==> flow/design.v (excerpt) <==
module cordic # (
    DATA_WIDTH = 12
)
(
    input clock,
    input reset,    
    output signed [DATA_WIDTH:0] sine,
    output signed [DATA_WIDTH:0] cosine
);
Size in the first run: about 4800 cells after synthesis, ~28 I/O pins, ~40000 um2 of cells after synthesis.
Settings: LEC_CHECK=0, ABC_AREA=1, CAP_MARGIN=0, CORE_MARGIN=2, CORE_UTILIZATION=72, CTS_CLUSTER_DIAMETER=400, CTS_CLUSTER_SIZE=99, PLACE_DENSITY=0.42, SETUP_SLACK_MARGIN=-0.16, SLEW_MARGIN=20; clock period 1.96 ns.
run.sh (not shown) runs the stock make flow with config.mk's settings and CLKGATE_MAP_FILE=.
The starting point stopped in global routing, error GRT-0232.
Edit:
Settings changed: ABC_AREA 1 to not set, CAP_MARGIN 0 to 20, CTS_CLUSTER_DIAMETER 400 to 85, CTS_CLUSTER_SIZE 99 to not set, PLACE_DENSITY 0.42 to 0.38, SETUP_SLACK_MARGIN -0.16 to not set.
Clock period 1.96 ns to 2.6 ns, I/O delays scaled along.
With this change the flow reached the layout checks and failed them: setup timing.
Die area came out lower by 1.7%.
Synthesized cell count came out lower by 14%.
Area after synthesis came out lower by 1.7%.
Edit:
Settings changed: CORE_UTILIZATION 72 to 58, CTS_CLUSTER_DIAMETER 85 to not set, PLACE_DENSITY 0.38 to not set, SETUP_SLACK_MARGIN set to 0.76.
Clock period 2.6 ns to 4.15 ns, I/O delays scaled along.
Effect:
- This time the run finished clean
- setup slack gets better by 1100 ps
- wire length falls by roughly a tenth
- core utilization falls by 21 points
- via count falls by a little under a tenth
- hold slack hardly moves
- synthesized cell count stays the same
- clock skew falls by 3.8 ps
- die area rises by a quarter to a third
Edit:
Settings changed: CORE_ASPECT_RATIO set to 0.72, CORE_UTILIZATION 58 to 66, MAX_ROUTING_LAYER set to met4, SETUP_SLACK_MARGIN 0.76 to 1.22.
Clock period 4.15 ns to 4.84 ns, I/O delays scaled along.
Outcome:
- worst setup slack improved by 400 ps
- via count went up slightly
- non-clock buffer count went down by 6
- fmax went down by a little under a tenth
- hold slack got worse by 7.9 ps
- die area went down by roughly a tenth
- routed wire length went up slightly
Edit:
Settings changed: CORE_ASPECT_RATIO 0.72 to not set, CORE_UTILIZATION 66 to 72, MAX_ROUTING_LAYER met4 to not set, SETUP_SLACK_MARGIN 1.22 to -0.17.
Clock period 4.84 ns to 2.44 ns, I/O delays scaled along.
This time the run produced a layout that fails on setup timing.
Sequential cell count stays the same.
Final cell count rose by about 8%.
Clock skew fell by 5.8 ps.
Register-to-register slack is worse by 1900 ps.
Edit:
Settings changed: CORE_UTILIZATION 72 to 12, PLACE_DENSITY set to 0.6, SETUP_SLACK_MARGIN -0.17 to not set.
Clock period 2.44 ns to 7.84 ns, I/O delays scaled along.
Now the flow completed without violations.
Setup slack gets better by 4900 ps.
Die size grows to 5.9 times its value.
Maximum frequency goes down by 13%.
Design area barely changes.

---

Setup of raven:
Starting RTL as in the previous note.
==> flow/design.v (excerpt) <==
module cordic # (
    DATA_WIDTH = 12
)
(
    input clock,
    input reset,    
    output signed [DATA_WIDTH:0] sine,
    output signed [DATA_WIDTH:0] cosine
);
    localparam A = 16'h04DB;  
    logic [DATA_WIDTH:0] phase;
    logic [1:0] quarter;
    logic signed [DATA_WIDTH:0] x0;
    logic signed [DATA_WIDTH:0] y0;
    assign x0 = A;
    assign y0 = '0;
    phase_controller # (
        .PHASE_WIDTH(13)
    ) phase_controller_dut (
        .clock(clock),
        .reset(reset),
        .phase(phase),
        .quadrant(quarter)
    );
    logic signed [DATA_WIDTH:0] x_out;
    logic signed [DATA_WIDTH:0] y_out;
    logic [1:0] quarter_out;
    cordic_chain # (
        .DATA_WIDTH(12),
        .ANGLE_WIDTH(16),
        .ITERATIONS(16)
    ) cordic_chain_dut (
        .clock(clock),
        .reset(reset),
        .quarter_in(quarter),
        .x_in(x0),
        .y_in(y0),
        .angle_in(phase),        
        .x_out(x_out),
        .y_out(y_out),
        .quarter_out(quarter_out)        
    );
    quarter_selector # (
        .DATA_WIDTH(12)
    ) quarter_selector_dut (
        .clock(clock),
        .reset(reset),
        .quarter(quarter_out),
        .x_in(x_out),
        .y_in(y_out),
        .x_out(cosine),
        .y_out(sine)
    );
endmodule
Settings: LEC_CHECK=0, ABC_AREA=0, CAP_MARGIN=15, CELL_PAD_IN_SITES_GLOBAL_PLACEMENT=0, CORE_MARGIN=2, CORE_UTILIZATION=70, CTS_CLUSTER_SIZE=21, GPL_ROUTABILITY_DRIVEN=1, GPL_TIMING_DRIVEN=1, HOLD_SLACK_MARGIN=-0.07, MAX_ROUTING_LAYER=met4, MIN_ROUTING_LAYER=met1, SETUP_SLACK_MARGIN=0.32, SLEW_MARGIN=20; clock period 2.55 ns.
global routing: raven exited with error
Inputs modified between raven and indigo:
- swapping 21 for 40 in CTS_CLUSTER_SIZE
- swapping -0.07 for 0.29 in HOLD_SLACK_MARGIN
- swapping 2 for 9 in CORE_MARGIN
- swapping 70 for 71 in CORE_UTILIZATION
- swapping 0 for 1 in ABC_AREA
- putting PLACE_DENSITY_LB_ADDON at 0.02 where nothing was set
- swapping 2.55 for 3.12 in the clock period (ns, I/O delays scaled along)
## What came out
- indigo finished every stage and its layout cleared the timing, DRC and antenna checks.
- For async set-reset flop share out of synthesis, raven and indigo come out practically identical.
- When indigo is set beside raven, its final weighted congestion in routability-driven placement turns out to be 0.42% larger.
- The final reports for indigo and raven show synthesized-area fraction occupied by ao, oa, aoi and oai cells lower in the former.
- Quantity of gates resized following cts sits lower in indigo than in raven.
- Floorplan row count came out exactly the same in raven and indigo.
- Area of the core region across raven and indigo: no real change.
- When the final numbers for raven and indigo were put side by side, the post-synthesis instance total turned out to be greater in indigo.
- Mapped cell area: indigo vs raven up 1.7%
- Compare raven and indigo | number of buffers inserted by post-CTS setup repair higher: raven
